==> build 69 <==
==> flow/design.v <==
module ellipse_generator
#(
parameter  int  BITS_RES            = 12,             
parameter  int  BITS_RAD            = BITS_RES - 1,   
parameter  bit  USE_ALTERA_IP       = 0               
)
(
  input logic                        clk,               
  input logic                        reset,             
  input logic                        enable,            
  input logic                        run,               
  input logic         [1:0]          quadrant,          
  input logic                        ellipse_filled,    
  input logic  signed [BITS_RES-1:0] Xc,                
  input logic  signed [BITS_RES-1:0] Yc,                
  input logic  signed [BITS_RES-1:0] Xr,                
  input logic  signed [BITS_RES-1:0] Yr,                
  input logic                        ena_pause,         
  output logic                       busy,              
  output logic signed [BITS_RES:0]   X_coord,           
  output logic signed [BITS_RES:0]   Y_coord,           
  output logic                       pixel_data_rdy,    
  output logic                       ellipse_complete   
);
logic               draw_line ;
logic        [1:0]  quadrant_latch ;     
logic        [3:0]  sub_function ;     
logic               inv ;     
logic               draw_flat ;     
logic               filled ;     
logic signed   [BITS_RES-1:0]   x ;     
logic signed   [BITS_RES-1:0]   y ;     
logic signed   [BITS_RES-1:0]   xcr ;     
logic signed   [BITS_RES-1:0]   ycr ;     
logic signed   [BITS_RES-1:0]   xrr ;     
logic signed   [BITS_RES-1:0]   yrr ;     
logic signed   [BITS_RAD*3+1:0] p ;     
logic signed   [BITS_RAD*3+1:0] px ;     
logic signed   [BITS_RAD*3+1:0] py ;     
logic unsigned [BITS_RAD*2-1:0] rx2 ;     
logic unsigned [BITS_RAD*2-1:0] ry2 ;     
logic unsigned [BITS_RAD*1-1:0] alu_mult_a ;  
logic unsigned [BITS_RAD*2-1:0] alu_mult_b ;  
logic unsigned [BITS_RAD*3-1:0] alu_mult_y     ;  
logic               pixel_data_rdy_int ;     
logic               busy_int ;     
logic               ena_process ;     
logic               freeze ;     
     always_ff @(posedge clk) if (ena_process) alu_mult_y <= alu_mult_a * alu_mult_b ;
always_comb begin
   pixel_data_rdy = pixel_data_rdy_int && !ena_pause ;  
   busy           = busy_int || run ;                   
   ena_process    = enable && !(ena_pause && pixel_data_rdy_int);
end
always_ff @( posedge clk or posedge reset ) begin
   if ( reset ) begin
      draw_line          <= 1'b0  ;
      pixel_data_rdy_int <= 1'b0  ;
      busy_int           <= 1'b0  ;
      ellipse_complete   <= 1'b0  ;
      quadrant_latch     <= 2'b0  ;
      sub_function       <= 4'd0  ;  
      x                  <= 0 ;
      y                  <= 0 ;
      xcr                <= 0 ;
      ycr                <= 0 ;
      xrr                <= 0 ;
      yrr                <= 0 ;
      p                  <= 0 ;
      rx2                <= 0 ;
      ry2                <= 0 ;
      px                 <= 0 ;
      py                 <= 0 ;
      inv                <= 1'b0 ;       
      draw_flat          <= 1'b0 ;
      filled             <= 1'b0 ;
      freeze             <= 1'b0 ;
      X_coord            <= (BITS_RES)'(0);
      Y_coord            <= (BITS_RES)'(0);
      alu_mult_a         <= (BITS_RAD*1)'(0);
      alu_mult_b         <= (BITS_RAD*2)'(0);
   end
   else if ( ena_process  ) begin 
if (!freeze) begin
  if (inv==0) begin
    case ( quadrant_latch )
      4'd0 : begin
             X_coord    <=  xcr + x;
             Y_coord    <=  ycr + y;
             end
      4'd1 : begin
             X_coord    <=  xcr - x;
             Y_coord    <=  ycr + y;
             end
      4'd2 : begin
             X_coord    <=  xcr + x;
             Y_coord    <=  ycr - y;
             end
      4'd3 : begin
             X_coord    <=  xcr - x;
             Y_coord    <=  ycr - y;
             end
      endcase
  end else begin
  case ( quadrant_latch )
      4'd0 : begin
             Y_coord    <=  xcr + x;
             X_coord    <=  ycr + y;
             end
      4'd1 : begin
             Y_coord    <=  xcr + x;
             X_coord    <=  ycr - y;
             end
      4'd2 : begin
             Y_coord    <=  xcr - x;
             X_coord    <=  ycr + y;
             end
      4'd3 : begin
             Y_coord    <=  xcr - x;
             X_coord    <=  ycr - y;
             end
      endcase
  end
end else begin   
  if (((X_coord==xcr)&& !inv) || ((X_coord==ycr)&& inv) )  freeze     <= 1'b0;            
  if (((X_coord>xcr)&& !inv)  || ((X_coord>ycr)&& inv)  )  X_coord    <= X_coord - 1'b1;  
  if (((X_coord<xcr)&& !inv)  || ((X_coord<ycr)&& inv)  )  X_coord    <= X_coord + 1'b1;  
end
casez ( sub_function )
    4'd0 : begin  
      if ( run ) begin   
         quadrant_latch <= quadrant ;  
         if ( ( Xr == 0 ) && ( Yr == 0 ) ) begin  
            x                  <= 0    ;  
            y                  <= 0    ;  
            pixel_data_rdy_int <= 1'b0  ;  
            ellipse_complete   <= 1'b0  ;  
            sub_function       <= 4'd9  ;  
            draw_line          <= 1'b1  ;  
            busy_int           <= 1'b1  ;  
            xcr       <= Xc ;  
            ycr       <= Yc ;
            xrr       <= 0 ;
            yrr       <= 0 ;
            inv       <= 1'b0 ;
            draw_flat <= 1'b0 ;
            freeze    <= 1'b0 ;
         end
         else begin  
            sub_function       <= sub_function + 1'd1  ;  
            draw_line          <= 1'b1  ;  
            busy_int           <= 1'b1  ;  
            pixel_data_rdy_int <= 1'b0  ;  
            ellipse_complete   <= 1'b0  ;  
            xcr       <= Xc ;  
            ycr       <= Yc ;
            xrr       <= Xr ;
            yrr       <= Yr ;
            inv       <= 1'b0 ;
            draw_flat <= 1'b0 ;
            filled    <= ellipse_filled ;
            freeze    <= 1'b0 ;
         end  
      end  
    end  
    4'd1 : begin  
     alu_mult_a[BITS_RAD*1-1:0]          <= xrr[BITS_RAD-1:0] ;
     alu_mult_b[BITS_RAD*1-1:0]          <= xrr[BITS_RAD-1:0] ;
     alu_mult_b[BITS_RAD*2-1:BITS_RAD*1] <= 0     ;
     x                                   <= 0     ;
     y                                   <= yrr   ;
     draw_flat                           <= 1'b0  ;
     p                                   <= 0     ;
     sub_function                        <= sub_function + 1'd1  ;  
    end
    4'd2 : begin  
     alu_mult_a[BITS_RAD*1-1:0]          <= yrr[BITS_RAD-1:0] ;
     alu_mult_b[BITS_RAD*1-1:0]          <= yrr[BITS_RAD-1:0] ;
     alu_mult_b[BITS_RAD*2-1:BITS_RAD*1] <= 0     ;
     sub_function                        <= sub_function + 1'd1  ;  
    end
    4'd3 : begin  
     rx2[BITS_RAD*2-1:0]                <= alu_mult_y[BITS_RAD*2-1:0] ;  
     alu_mult_a[BITS_RAD*1-1:0]          <= yrr[BITS_RAD-1:0] ;
     alu_mult_b[BITS_RAD*2-1:0]          <= alu_mult_y[BITS_RAD*2-1:0] ;
     ry2                                 <= (BITS_RAD*2)'((alu_mult_y[BITS_RAD*2-1:0] + 2) >> 2) ;  
     px                                  <= 0     ;                                  
     sub_function                        <= sub_function + 1'd1  ;                   
    end
    4'd4 : begin  
     px                                 <= px + ry2 ;  
     ry2[BITS_RAD*2-1:0]                <= alu_mult_y[BITS_RAD*2-1:0] ;  
     sub_function                       <= sub_function + 1'd1  ;  
    end
    4'd5 : begin  
     px                                 <= px + ry2 - alu_mult_y[BITS_RAD*3-1:0] ;  
     py                                 <= (alu_mult_y[((BITS_RAD)*3-1):0]) << 1 ;  
     sub_function                       <= sub_function + 1'd1  ;  
    end
    4'd6 : begin  
     p                                  <= px  ;  
     px                                 <= 0;
              if (xrr<2) sub_function   <= sub_function + 2'd2  ;  
              else       sub_function   <= sub_function + 1'd1  ;  
    end
    4'd7 : begin  
  if (!freeze) begin
       if (px <= py) begin   
                     pixel_data_rdy_int <= 1'b1  ;  
		             x                  <= x + 1'd1 ;
		             px                 <= px + (ry2<<1);
                     if (inv && filled) freeze <= 1'b1;    
		             if (p <= 0) begin
	                             p  <= p + ry2 + (px + (ry2<<1)) ;
		                         end else begin
		                         if (!inv && filled)  freeze <= 1'b1;      
                                 y  <= y - 1'd1;
                                 py <= py - (rx2<<1);
                                 p  <= p + ry2 + (px + (ry2<<1)) - (py - (rx2<<1)) ;
                                 end
       end else begin  
          pixel_data_rdy_int <= 1'b0  ;                 
          sub_function       <= sub_function + 1'd1  ;  
       end
   end  
    end  
    4'd8 : begin  
if (!freeze) begin
if (((y<2) || draw_flat) && x <= xrr ) begin  
    draw_flat          <= 1'b1 ;       
    y                  <= 0        ;   
              if (draw_flat) begin               
              pixel_data_rdy_int <= 1'b1  ;      
              x                  <= x + 1'd1 ;   
              end
    end else begin
          if (inv) begin
                   pixel_data_rdy_int <= 1'b0  ;  
                   sub_function       <= 4'd0  ;  
                   inv                <= 1'b0  ;  
                   draw_line          <= 1'b0  ;  
                   ellipse_complete   <= 1'b1  ;
                   busy_int           <= 1'b0  ;  
          end else begin
                   pixel_data_rdy_int <= 1'b0  ;  
                   sub_function       <= 4'd1  ;  
                   inv                <= 1'b1  ;  
                   xcr                <= ycr   ;  
                   ycr                <= xcr   ;
                   xrr                <= yrr   ;  
                   yrr                <= xrr   ;
          end
     end  
    end  
    end  
    4'd9 : begin  
            pixel_data_rdy_int <= 1'b1                 ;  
            sub_function       <= sub_function + 1'd1  ;  
    end
    default : begin                 
    sub_function       <= 4'd0  ;   
    draw_line          <= 1'b0  ;   
    pixel_data_rdy_int <= 1'b0  ;  
    sub_function       <= 4'd0  ;  
    ellipse_complete   <= 1'b1  ;
    busy_int           <= 1'b0  ;  
    end
  endcase  
      if (!draw_line && !run ) begin
         pixel_data_rdy_int <= 1'b0 ;  
         ellipse_complete   <= 1'b0 ;  
         busy_int           <= 1'b0 ;  
      end
   end  
end
endmodule
==> flow/run.sh <==
#!/bin/bash
# the make line also repeats each setting of config.mk as NAME=value (left out here)
make -C /OpenROAD-flow-scripts/flow DESIGN_CONFIG=/design/flow/config.mk WORK_HOME=/design/flow/orfs CLKGATE_MAP_FILE= finish
==> flow/config.mk <==
export PLATFORM = sky130hd
export DESIGN_NAME = ellipse_generator
export DESIGN_NICKNAME = ellipse_generator
export VERILOG_FILES = /design/flow/design.v
export SDC_FILE = /design/flow/constraint.sdc
export NUM_CORES = 4
export LEC_CHECK = 0
export CAP_MARGIN = 20
export CORE_MARGIN = 2
export CORE_UTILIZATION = 72
export CTS_CLUSTER_DIAMETER = 376
export CTS_CLUSTER_SIZE = 25
export MAX_ROUTING_LAYER = met4
export PLACE_DENSITY_LB_ADDON = 0.02
export SETUP_SLACK_MARGIN = -0.58
export SLEW_MARGIN = 20
==> flow/constraint.sdc <==
create_clock -name core_clock -period 5.89 [get_ports {clk}]
set_input_delay 1.1780 -clock core_clock [delete_from_list [all_inputs] [get_ports {clk}]]
set_output_delay 1.1780 -clock core_clock [all_outputs]
set_load 0.01 [all_outputs]
==> build 35: changes against build 69 <==
--- a/flow/config.mk
+++ b/flow/config.mk
@@ -10,7 +10,6 @@
 export CORE_UTILIZATION = 72
-export CTS_CLUSTER_DIAMETER = 376
-export CTS_CLUSTER_SIZE = 25
-export MAX_ROUTING_LAYER = met4
-export PLACE_DENSITY_LB_ADDON = 0.02
-export SETUP_SLACK_MARGIN = -0.58
+export CTS_CLUSTER_DIAMETER = 342
+export HOLD_SLACK_MARGIN = -0.1
+export PLACE_DENSITY_LB_ADDON = 0.01
 export SLEW_MARGIN = 20
+export TNS_END_PERCENT = 5
==> flow/constraint.sdc (replaced) <==
create_clock -name core_clock -period 8.31 [get_ports {clk}]
set_input_delay 1.6620 -clock core_clock [delete_from_list [all_inputs] [get_ports {clk}]]
set_output_delay 1.6620 -clock core_clock [all_outputs]
set_load 0.01 [all_outputs]
==> trial 14: changes against build 69 <==
--- a/flow/config.mk
+++ b/flow/config.mk
@@ -10,7 +10,8 @@
 export CORE_UTILIZATION = 72
-export CTS_CLUSTER_DIAMETER = 376
-export CTS_CLUSTER_SIZE = 25
+export CTS_CLUSTER_DIAMETER = 26
+export HOLD_SLACK_MARGIN = -0.1
 export MAX_ROUTING_LAYER = met4
-export PLACE_DENSITY_LB_ADDON = 0.02
-export SETUP_SLACK_MARGIN = -0.58
+export PLACE_DENSITY_LB_ADDON = 0.01
+export SETUP_SLACK_MARGIN = 2.48
 export SLEW_MARGIN = 20
+export TNS_END_PERCENT = 5
==> flow/constraint.sdc (replaced) <==
create_clock -name core_clock -period 8.31 [get_ports {clk}]
set_input_delay 1.6620 -clock core_clock [delete_from_list [all_inputs] [get_ports {clk}]]
set_output_delay 1.6620 -clock core_clock [all_outputs]
set_load 0.01 [all_outputs]
==> flow_results.xml <==
<?xml version="1.0" encoding="UTF-8"?>
<metrics>
  <group name="critical_path">
    <metric name="worst-endpoint-arrival" unit="ns">7.19</metric>
    <metric name="r2r_cell_count" unit="">29</metric>
  </group>
  <group name="min_path">
    <metric name="hold_path_end" unit="">Y_coord[4]$_DFFE_PP0P_</metric>
  </group>
  <group name="final_timing">
    <metric name="finClkSkew" unit="ns">0.0385</metric>
    <metric name="report.final.setup_viol" unit="">30</metric>
    <metric name="final_critical_path_setup_slack" unit="ns">-0.833</metric>
  </group>
  <group name="global_route">
    <metric name="grt_max_degree" unit="">121</metric>
    <metric name="grtUsageMet1" unit="%">54.0</metric>
  </group>
  <group name="clock_tree">
    <metric name="postCtsResizedCells" unit="">37</metric>
    <metric name="cts.reportedPaths.clkPinSlew" unit="ns">0.12</metric>
    <metric name="cts_made_buffers" unit="">17</metric>
  </group>
  <group name="status">
    <metric name="result_of_the_run" unit="">complete, but fails checks</metric>
    <metric name="failed_layout_checks" unit="">setup timing</metric>
  </group>
  <group name="finish">
    <metric name="final.clkbuf_count" unit="">25</metric>
    <metric name="finish.instance_area" unit="um2">42100</metric>
  </group>
  <group name="placed_design">
    <metric name="dp_worst_setup_slack" unit="ns">-1.07</metric>
  </group>
</metrics>
Source of the figures above: build 69

==> flow_results.xml <==
<?xml version="1.0" encoding="UTF-8"?>
<metrics>
  <group name="final_timing">
    <metric name="finClkSkew" unit="ns">0.0297</metric>
    <metric name="final_critical_path_setup_slack" unit="ns">0.650</metric>
  </group>
  <group name="detailed_routing">
    <metric name="detail_route.vias_per_cell" unit="">6.42</metric>
  </group>
  <group name="placed_design">
    <metric name="dp_worst_setup_slack" unit="ns">0.743</metric>
  </group>
  <group name="finish">
    <metric name="final.clkbuf_count" unit="">60</metric>
  </group>
  <group name="global_route">
    <metric name="grtUsageMet1" unit="%">53.3</metric>
  </group>
  <group name="status">
    <metric name="result_of_the_run" unit="">timing/DRC/antenna clean</metric>
  </group>
  <group name="critical_path">
    <metric name="worst-endpoint-arrival" unit="ns">8.15</metric>
  </group>
  <group name="synth">
    <metric name="synthAoiAreaFrac" unit="%">21.4</metric>
  </group>
  <group name="clock_tree">
    <metric name="postCtsResizedCells" unit="">0</metric>
    <metric name="cts_made_buffers" unit="">40</metric>
    <metric name="cts.reportedPaths.clkPinSlew" unit="ns">0.06</metric>
  </group>
  <group name="min_path">
    <metric name="hold_path_end" unit="">Y_coord[6]$_DFFE_PP0P_</metric>
  </group>
</metrics>
Source of the figures above: build 35

==> flow_results.xml <==
<?xml version="1.0" encoding="UTF-8"?>
<metrics>
  <group name="global_route">
    <metric name="grt_max_degree" unit="">166</metric>
    <metric name="grtUsageMet1" unit="%">54.0</metric>
  </group>
  <group name="placed_design">
    <metric name="dp_worst_setup_slack" unit="ns">0.763</metric>
  </group>
  <group name="clock_tree">
    <metric name="postCtsResizedCells" unit="">40</metric>
    <metric name="cts_made_buffers" unit="">102</metric>
    <metric name="cts.reportedPaths.clkPinSlew" unit="ns">0.05</metric>
  </group>
  <group name="final_timing">
    <metric name="report.final.setup_viol" unit="">0</metric>
    <metric name="finClkSkew" unit="ns">0.0352</metric>
    <metric name="final_critical_path_setup_slack" unit="ns">1.21</metric>
  </group>
  <group name="die">
    <metric name="die_w" unit="um">230</metric>
  </group>
  <group name="status">
    <metric name="result_of_the_run" unit="">timing/DRC/antenna clean</metric>
  </group>
  <group name="critical_path">
    <metric name="worst-endpoint-arrival" unit="ns">7.59</metric>
    <metric name="r2r_cell_count" unit="">31</metric>
  </group>
  <group name="finish">
    <metric name="final.clkbuf_count" unit="">139</metric>
    <metric name="finish.instance_area" unit="um2">42300</metric>
  </group>
</metrics>
Source of the figures above: trial 14

